==> flow/design.v <==
module PE(
    input           clk,
    input           rst_n,
    input           done,
    input [7:0]     west_in,
    input [7:0]     north_in,
    output reg [7:0]    east_out,
    output reg [7:0]    south_out,
    output reg [31:0]   result
);
reg [31:0] mult_res;
always @(negedge clk or negedge rst_n) begin
    if(!rst_n) begin
        east_out <= 8'b0;
        south_out <= 8'b0;
        result <= 32'b0;
        mult_res <= 32'b0;
    end
    else if(done) begin
        mult_res <= 32'b0;
        result <= 32'b0;
    end
    else begin
        mult_res <= west_in * north_in;
        result <= result + mult_res;
        east_out <= west_in;
        south_out <= north_in;
    end
end
endmodule
module TPU(
    clk,
    rst_n,
    in_valid,
    K,
    M,
    N,
    busy,
    A_wr_en,
    A_index,
    A_data_in,
    A_data_out,
    B_wr_en,
    B_index,
    B_data_in,
    B_data_out,
    C_wr_en,
    C_index,
    C_data_in,
    C_data_out
);
input               clk;
input               rst_n;
input               in_valid;
input [7:0]         K;
input [7:0]         M;
input [7:0]         N;
output reg          busy;
output reg          A_wr_en;
output reg [15:0]   A_index;
output reg [31:0]   A_data_in;
input      [31:0]   A_data_out;
output reg          B_wr_en;
output reg [15:0]   B_index;
output reg [31:0]   B_data_in;
input      [31:0]   B_data_out;
output reg          C_wr_en;
output reg [15:0]   C_index;
output reg [127:0]  C_data_in;
input      [127:0]  C_data_out;
integer i, j;
reg     done;
wire [7:0]      east_out[3:0][3:0];
wire [7:0]      south_out[3:0][3:0];
wire [127:0]    result[3:0];
reg [7:0]   A_data_reg [3:0][3:0];
reg [7:0]   B_data_reg [3:0][3:0];
reg [15:0]  counter;
reg [7:0]   K_reg, M_per_compute, M_reg, N_per_compute, N_reg;
reg [7:0]   M_div, M_mod, N_div, N_mod;
reg [7:0]   row_grp, col_grp;
PE P00(clk, rst_n, done, A_data_reg[0][0], B_data_reg[0][0], east_out[0][0], south_out[0][0], result[0][127:96]);
PE P01(clk, rst_n, done, east_out[0][0], B_data_reg[1][0], east_out[0][1], south_out[0][1], result[0][95:64]);
PE P02(clk, rst_n, done, east_out[0][1], B_data_reg[2][0], east_out[0][2], south_out[0][2], result[0][63:32]);
PE P03(clk, rst_n, done, east_out[0][2], B_data_reg[3][0], east_out[0][3], south_out[0][3], result[0][31:0]);
PE P10(clk, rst_n, done, A_data_reg[1][0], south_out[0][0], east_out[1][0], south_out[1][0], result[1][127:96]);
PE P11(clk, rst_n, done, east_out[1][0], south_out[0][1], east_out[1][1], south_out[1][1], result[1][95:64]);
PE P12(clk, rst_n, done, east_out[1][1], south_out[0][2], east_out[1][2], south_out[1][2], result[1][63:32]);
PE P13(clk, rst_n, done, east_out[1][2], south_out[0][3], east_out[1][3], south_out[1][3], result[1][31:0]);
PE P20(clk, rst_n, done, A_data_reg[2][0], south_out[1][0], east_out[2][0], south_out[2][0], result[2][127:96]);
PE P21(clk, rst_n, done, east_out[2][0], south_out[1][1], east_out[2][1], south_out[2][1], result[2][95:64]);
PE P22(clk, rst_n, done, east_out[2][1], south_out[1][2], east_out[2][2], south_out[2][2], result[2][63:32]);
PE P23(clk, rst_n, done, east_out[2][2], south_out[1][3], east_out[2][3], south_out[2][3], result[2][31:0]);
PE P30(clk, rst_n, done, A_data_reg[3][0], south_out[2][0], east_out[3][0], south_out[3][0], result[3][127:96]);
PE P31(clk, rst_n, done, east_out[3][0], south_out[2][1], east_out[3][1], south_out[3][1], result[3][95:64]);
PE P32(clk, rst_n, done, east_out[3][1], south_out[2][2], east_out[3][2], south_out[3][2], result[3][63:32]);
PE P33(clk, rst_n, done, east_out[3][2], south_out[2][3], east_out[3][3], south_out[3][3], result[3][31:0]);
always @ (posedge clk or negedge rst_n) begin
    if(!rst_n) begin
        busy <= 1'b0;
        done <= 1'b0;
        A_wr_en <= 1'b0;
        A_index <= 16'b0;
        A_data_in <= 32'b0;
        B_wr_en <= 1'b0;
        B_index <= 16'b0;
        B_data_in <= 32'b0;
        C_wr_en <= 1'b0;
        C_index <= 16'b0;
        C_data_in <= 128'b0;
        counter <= 16'b0;
        K_reg <= 8'b0;
        M_reg <= 8'b0;
        N_reg <= 8'b0;
        for(i=0; i<4; i=i+1) begin
            for(j=0; j<4; j=j+1) begin
                A_data_reg[i][j] <= 8'b0;
                B_data_reg[i][j] <= 8'b0;
            end
        end
    end
    else if(in_valid) begin
        busy <= 1'b1;
        done <= 1'b0;
        M_reg <= M;
        K_reg <= K;
        N_reg <= N;
        M_mod = M % 4;
        N_mod = N % 4;
        M_div = (M_mod == 0 ? M/4 : M/4 + 1);
        N_div = (N_mod == 0 ? N/4 : N/4 + 1);
        col_grp <= 8'b0;
        row_grp <= 8'b0;
    end
    else if(busy) begin
        done = 1'b0;
        N_per_compute = (col_grp+1 == N_div && N_mod != 0 ? N_mod : 4);
        M_per_compute = (row_grp+1 == M_div && M_mod != 0 ? M_mod : 4);
        for(i=0; i<4; i=i+1) begin
            A_data_reg[i][0] = A_data_reg[i][1];
            A_data_reg[i][1] = A_data_reg[i][2];
            A_data_reg[i][2] = A_data_reg[i][3];
            A_data_reg[i][3] = 8'b0;
            B_data_reg[i][0] = B_data_reg[i][1];
            B_data_reg[i][1] = B_data_reg[i][2];
            B_data_reg[i][2] = B_data_reg[i][3];
            B_data_reg[i][3] = 8'b0;
        end
        if(counter < K_reg) begin
            A_data_reg[0][0] = A_data_out[31: 24];
            A_data_reg[1][1] = A_data_out[23: 16];
            A_data_reg[2][2] = A_data_out[15: 8];
            A_data_reg[3][3] = A_data_out[7: 0];
            B_data_reg[0][0] = B_data_out[31: 24];
            B_data_reg[1][1] = B_data_out[23: 16];
            B_data_reg[2][2] = B_data_out[15: 8];
            B_data_reg[3][3] = B_data_out[7: 0];
        end
        if(counter < K_reg) begin
            A_index = A_index + 1;
            B_index = B_index + 1;
        end
        else begin
            A_index = (row_grp+1 == M_div ? 16'b0 : K_reg * (row_grp + 1));
            B_index = (row_grp+1 == M_div ? K_reg * (col_grp + 1) : K_reg * col_grp);
        end
        if(counter >= K_reg + N_per_compute) begin
            C_wr_en = 1'b1;
            C_index = col_grp * M_reg + row_grp * 4 + counter - K_reg - N_per_compute;
            C_data_in = result[counter - K_reg - N_per_compute];
        end
        else begin
            C_wr_en = 1'b0;
            C_index = 16'b0;
        end
        counter <= counter + 1;
        if(counter == K_reg + M_per_compute + N_per_compute) begin
            if(row_grp+1 == M_div && col_grp+1 == N_div) begin
                busy <= 1'b0;
                A_index = 16'b0;
                B_index = 16'b0;
            end
            else if(row_grp+1 < M_div) begin
                row_grp = row_grp + 1;
            end
            else if(row_grp+1 == M_div) begin
                col_grp = col_grp + 1;
                row_grp = 0;
            end
            done = 1'b1;
            counter <= 8'b0;
        end
    end
end
endmodule
clock: 5.47 ns
lec_check: 0
abc_area: 0
cap_margin: 15
core_aspect_ratio: 0.81
core_margin: 2
core_utilization: 72
cts_cluster_diameter: 28
cts_cluster_size: 50
gpl_timing_driven: 1
setup_slack_margin: 1.57
slew_margin: 20
run.sh (not shown) runs the stock make flow with config.mk's settings and CLKGATE_MAP_FILE=.
The first run produced a layout that fails on negative setup slack.
Rerun with:
Settings changed: ABC_AREA 0 to unset, CAP_MARGIN 15 to 20, CORE_ASPECT_RATIO 0.81 to unset, CTS_CLUSTER_DIAMETER 28 to unset, CTS_CLUSTER_SIZE 50 to 30, GPL_TIMING_DRIVEN 1 to unset, SETUP_SLACK_MARGIN 1.57 to unset.
Clock period 5.47 ns to 7.92 ns, I/O delays scaled along.
Result: The new run finished with negative setup slack left; wire length went down by 21%; hold slack gains 430 ps; final area goes down by 8.7%.
Rerun with:
Settings changed: ABC_AREA set to 1, CAP_MARGIN 20 to 15, CTS_CLUSTER_DIAMETER set to 397, CTS_CLUSTER_SIZE 30 to unset, MAX_ROUTING_LAYER set to met4.
Clock period 7.92 ns to 5.47 ns, I/O delays scaled along.
After rerunning: The new run completed, yet does not pass: negative setup slack. Hold slack loses 250 ps. Routed wire length goes up by 23%. Cell area increases by 5.0%. Worst setup slack got worse by 870 ps. Synthesized cell count is higher by 29%. Die size came out higher by 2.5%. Total power fell by about 14%. Non-clock buffer count is higher by 215.
Rerun with:
Settings changed: ABC_AREA 1 to unset, CAP_MARGIN 15 to 20, CORE_UTILIZATION 72 to 19, CTS_CLUSTER_DIAMETER 397 to unset, MAX_ROUTING_LAYER met4 to unset.
Clock period 5.47 ns to 9.85 ns, I/O delays scaled along.
This time the run completed with no timing, DRC or antenna violations.
Non-clock buffer count shrinks by 488.
Worst setup slack is better by 1800 ps.
Area after synthesis shrinks by a few percent.
Power shrinks by roughly a tenth.
Rerun with:
Settings changed: CAP_MARGIN 20 to 15, CORE_UTILIZATION 19 to 70, CTS_CLUSTER_DIAMETER set to 28, MAX_ROUTING_LAYER set to met4, SETUP_SLACK_MARGIN set to 1.51.
Clock period 9.85 ns to 5.56 ns, I/O delays scaled along.
After rerunning:
- Now the flow finished with negative setup slack left
- setup slack degrades by 2000 ps
- clock skew grows by 13 ps
- synthesized cell count stays the same
- total power rises by 130%
Power figures rest on the tool's default switching activity, not on a simulated workload.
